==> flow/design.v <==
package calc_pkg;
    typedef struct packed {
        logic on;
        logic off;
        logic mem_rc;
        logic mem_sub;
        logic mem_add;
        logic op_percent;
        logic op_sqrt;
        logic op_div;
        logic op_mul;
        logic op_sub;
        logic op_add;
        logic op_eq;
        logic dot;
        logic num_1;
        logic num_2;
        logic num_3;
        logic num_4;
        logic num_5;
        logic num_6;
        logic num_7;
        logic num_8;
        logic num_9;
        logic num_0;
    } buttons_t;
    typedef enum logic [4:0] {
        B_NONE,          
        B_ON,            
        B_OFF,           
        B_MEM_RC,        
        B_MEM_SUB,       
        B_MEM_ADD,       
        B_OP_PERCENT,    
        B_OP_SQRT,       
        B_OP_DIV,        
        B_OP_MUL,        
        B_OP_SUB,        
        B_OP_ADD,        
        B_OP_EQ,         
        B_DOT,           
        B_NUM_1,         
        B_NUM_2,         
        B_NUM_3,         
        B_NUM_4,         
        B_NUM_5,         
        B_NUM_6,         
        B_NUM_7,         
        B_NUM_8,         
        B_NUM_9,         
        B_NUM_0,         
        B_UNKNOWN        
    } active_button_t;
    function automatic logic isNumberButton(active_button_t active_button);
        isNumberButton = ((active_button >= calc_pkg::B_NUM_1) && (active_button <= calc_pkg::B_NUM_0));
    endfunction
    function automatic logic isOpButton(active_button_t active_button);
        isOpButton = ((active_button >= calc_pkg::B_OP_DIV) && (active_button <= calc_pkg::B_OP_ADD));
    endfunction
    function automatic logic isEqButton(active_button_t active_button);
        isEqButton = (active_button == calc_pkg::B_OP_EQ);
    endfunction
    function automatic logic isDotButton(active_button_t active_button);
        isDotButton = (active_button == calc_pkg::B_DOT);
    endfunction
    typedef logic [3:0] bcd_t;
    function automatic logic [6:0] bcd2segments(bcd_t bcd);
        unique case (bcd)
            4'd0: bcd2segments = 7'b1111110;
            4'd1: bcd2segments = 7'b0110000;
            4'd2: bcd2segments = 7'b1101101;
            4'd3: bcd2segments = 7'b1111001;
            4'd4: bcd2segments = 7'b0110011;
            4'd5: bcd2segments = 7'b1011011;
            4'd6: bcd2segments = 7'b1011111;
            4'd7: bcd2segments = 7'b1110000;
            4'd8: bcd2segments = 7'b1111111;
            4'd9: bcd2segments = 7'b1111011;
            default: bcd2segments = 7'bxxxxxxx;
        endcase
    endfunction
    typedef enum logic [1:0] {
        OP_NONE,
        OP_ADD,
        OP_MUL,
        OP_DIV
    } op_t;
    function automatic op_t button2op(active_button_t active_button);
        unique case (active_button)
            calc_pkg::B_OP_DIV: button2op = calc_pkg::OP_DIV;
            calc_pkg::B_OP_MUL: button2op = calc_pkg::OP_MUL;
            calc_pkg::B_OP_SUB: button2op = calc_pkg::OP_ADD;
            calc_pkg::B_OP_ADD: button2op = calc_pkg::OP_ADD;
            default: button2op = calc_pkg::OP_NONE;
        endcase
    endfunction
    function automatic bcd_t button2bcd(active_button_t active_button);
        unique case (active_button)
            calc_pkg::B_NUM_1: button2bcd = 1;
            calc_pkg::B_NUM_2: button2bcd = 2;
            calc_pkg::B_NUM_3: button2bcd = 3;
            calc_pkg::B_NUM_4: button2bcd = 4;
            calc_pkg::B_NUM_5: button2bcd = 5;
            calc_pkg::B_NUM_6: button2bcd = 6;
            calc_pkg::B_NUM_7: button2bcd = 7;
            calc_pkg::B_NUM_8: button2bcd = 8;
            calc_pkg::B_NUM_9: button2bcd = 9;
            calc_pkg::B_NUM_0: button2bcd = 0;
            default: button2bcd = 0;
        endcase
    endfunction
    parameter NumDigits = 8;
    typedef logic unsigned [$clog2(NumDigits)-1:0] exponent_t;
    typedef struct packed {
        logic error;
        logic sign;
        exponent_t exponent;
        bcd_t [NumDigits-1:0] significand;
    } num_t;
    function automatic num_t neg(num_t num);
        neg = num;
        neg.sign = !num.sign;
    endfunction
endpackage
module alu_add (
    input   logic           clk_i,
    input   logic           rst_i,
    input   logic [36:0]    left_i,      
    input   logic [36:0]    right_i,     
    output  logic           in_ready_o,
    input   logic           in_valid_i,
    output  logic [36:0]    result_o,    
    input   logic           out_ready_i,
    output  logic           out_valid_o
);
typedef enum logic [1:0] {
    S_IDLE,
    S_NORMALIZE,
    S_ADD,
    S_RENORMALIZE
} state_t;
state_t state_d, state_q;
logic [$clog2(calc_pkg::NumDigits):0] counter_d, counter_q;
logic in_ready_d, in_ready_q;
logic out_valid_d, out_valid_q;
assign out_valid_o = out_valid_q;
assign in_ready_o = in_ready_q;
calc_pkg::num_t left_d, left_q;
calc_pkg::num_t right_d, right_q;
calc_pkg::num_t result_d, result_q;
calc_pkg::bcd_t result_extra_d, result_extra_q;
logic carryborrow_d, carryborrow_q;
assign result_o = out_valid_q ? result_q : '0;
logic [4:0] nibble_sum;
always_comb begin
    nibble_sum = 'x;
    carryborrow_d = carryborrow_q;
    if (state_q != S_ADD) begin
        carryborrow_d = 0;
    end else if (left_q.sign == right_q.sign) begin
        nibble_sum =
            left_q.significand[counter_q]
            + right_q.significand[counter_q]
            + 4'(carryborrow_q);
        if (nibble_sum >= 10) begin
            nibble_sum += 6;
        end
        carryborrow_d = nibble_sum[4];
    end else begin
        if (left_q.significand > right_q.significand) begin
            nibble_sum =
                6'(left_q.significand[counter_q])
                - 6'(right_q.significand[counter_q])
                - 6'(carryborrow_q);
        end else begin
            nibble_sum =
                6'(right_q.significand[counter_q])
                - 6'(left_q.significand[counter_q])
                - 6'(carryborrow_q);
        end
        carryborrow_d = nibble_sum[4];
        if ($signed(nibble_sum) < 0) begin
            nibble_sum += 10;
        end
    end
end
always_comb begin
    state_d = state_q;
    out_valid_d = out_valid_q;
    in_ready_d = in_ready_q;
    counter_d = counter_q;
    left_d = left_q;
    right_d = right_q;
    result_d = result_q;
    result_extra_d = result_extra_q;
    unique case (state_q)
        S_IDLE: begin
            result_d = '0;
            if (in_valid_i) begin
                left_d = left_i;
                right_d = right_i;
                state_d = S_NORMALIZE;
                in_ready_d = 0;
            end
        end
        S_NORMALIZE: begin
            if (left_q.exponent < right_q.exponent) begin
                left_d.significand = (left_q.significand >> 4);
                left_d.exponent++;
            end else if (left_q.exponent > right_q.exponent) begin
                right_d.significand = (right_q.significand >> 4);
                right_d.exponent++;
            end else begin
                state_d = S_ADD;
                counter_d = 0;
            end
        end
        S_ADD: begin
            result_d.exponent = left_q.exponent;
            if (left_q.sign == right_q.sign) begin
                result_extra_d = carryborrow_d;
            end
            if (left_q.significand > right_q.significand) begin
                result_d.sign = left_q.sign;
            end else begin
                result_d.sign = right_q.sign;
            end
            result_d.significand[counter_q] = 4'(nibble_sum);
            counter_d++;
            if (counter_d == calc_pkg::NumDigits) begin
                state_d = S_RENORMALIZE;
            end
        end
        S_RENORMALIZE: begin
            if (result_extra_q != '0) begin  
                result_extra_d = '0;
                result_d.significand = ({result_extra_q, result_q.significand} >> 4);
                result_d.exponent++;
                if (result_d.exponent == 0)
                    result_d.error = 1;
            end else if ((result_q.exponent != 0) && (result_q.significand[calc_pkg::NumDigits-1] == 0)) begin  
                result_d.significand = (result_q.significand << 4);
                result_d.exponent--;
            end else begin  
                out_valid_d = 1;
                if (result_d.significand == 0)
                    result_d.sign = 0;
                if (out_valid_q && out_ready_i) begin
                    state_d = S_IDLE;
                    out_valid_d = 0;
                    in_ready_d = 1;
                    result_d = '0;
                end
            end
        end
    endcase
end
always_ff @(posedge clk_i) begin
    if (rst_i) begin
        state_q <= S_IDLE;
        out_valid_q <= 0;
        in_ready_q <= 1;
        counter_q <= '0;
        left_q <= '0;
        right_q <= '0;
        result_q <= '0;
        result_extra_q <= '0;
        carryborrow_q <= 0;
    end else begin
        state_q <= state_d;
        out_valid_q <= out_valid_d;
        in_ready_q <= in_ready_d;
        counter_q <= counter_d;
        left_q <= left_d;
        right_q <= right_d;
        result_q <= result_d;
        result_extra_q <= result_extra_d;
        carryborrow_q <= carryborrow_d;
    end
end
endmodule
export LEC_CHECK = 0
export CAP_MARGIN = 20
export CORE_MARGIN = 2
export CORE_UTILIZATION = 70
export CTS_CLUSTER_SIZE = 22
export SLEW_MARGIN = 20
create_clock -name core_clock -period 3.94 [get_ports {clk_i}]
run.sh (not shown) runs the stock make flow with config.mk's settings and CLKGATE_MAP_FILE=.
The baseline finished but failed the layout checks on setup timing.
==> next run, changes <==
- CORE_UTILIZATION: 70 -> 15
- CTS_CLUSTER_SIZE: 22 -> not set
- clock period: 3.94 -> 4.76 ns (I/O delays scaled with it)
This time the run finished clean.
Utilization decreases by 71 points.
Power came out lower by 24%.
Flip-flop count is unchanged.
Via count drops by 15%.
Clock skew hardly moves.
Synthesized cell count is unchanged.
Sequential share of layout area is lower by 0.96 points.
==> next run, changes <==
- ABC_AREA: not set -> 1
- CORE_UTILIZATION: 15 -> 68
- clock period: 4.76 -> 4.73 ns (I/O delays scaled with it)
After rerunning:
- The changed run completed without violations
- sequential power came out lower by about 4%
- setup slack loses 0.038 ns
- core utilization rose by 64 points
- final cell count decreases by 14%
- wire length goes down by 10%
==> next run, changes <==
- ABC_AREA: 1 -> not set
- CTS_CLUSTER_DIAMETER: not set -> 45
- CTS_CLUSTER_SIZE: not set -> 34
- TNS_END_PERCENT: not set -> 5
- clock period: 4.73 -> 3.48 ns (I/O delays scaled with it)
=>
- With this change the flow ran to the end with violations: setup timing
- clock skew climbs by 0.0054 ns
- routed wire length climbs by well over a third
- worst setup slack got worse by 1.0 ns
- design area climbs by roughly a tenth
- non-clock buffer count climbs by 95
- synthesized cell count drops by a quarter to a third
- first-iteration DRC count climbs by well over a third
- worst hold slack stays flat
- die area drops slightly
Power is estimated from default activity; no workload was simulated.
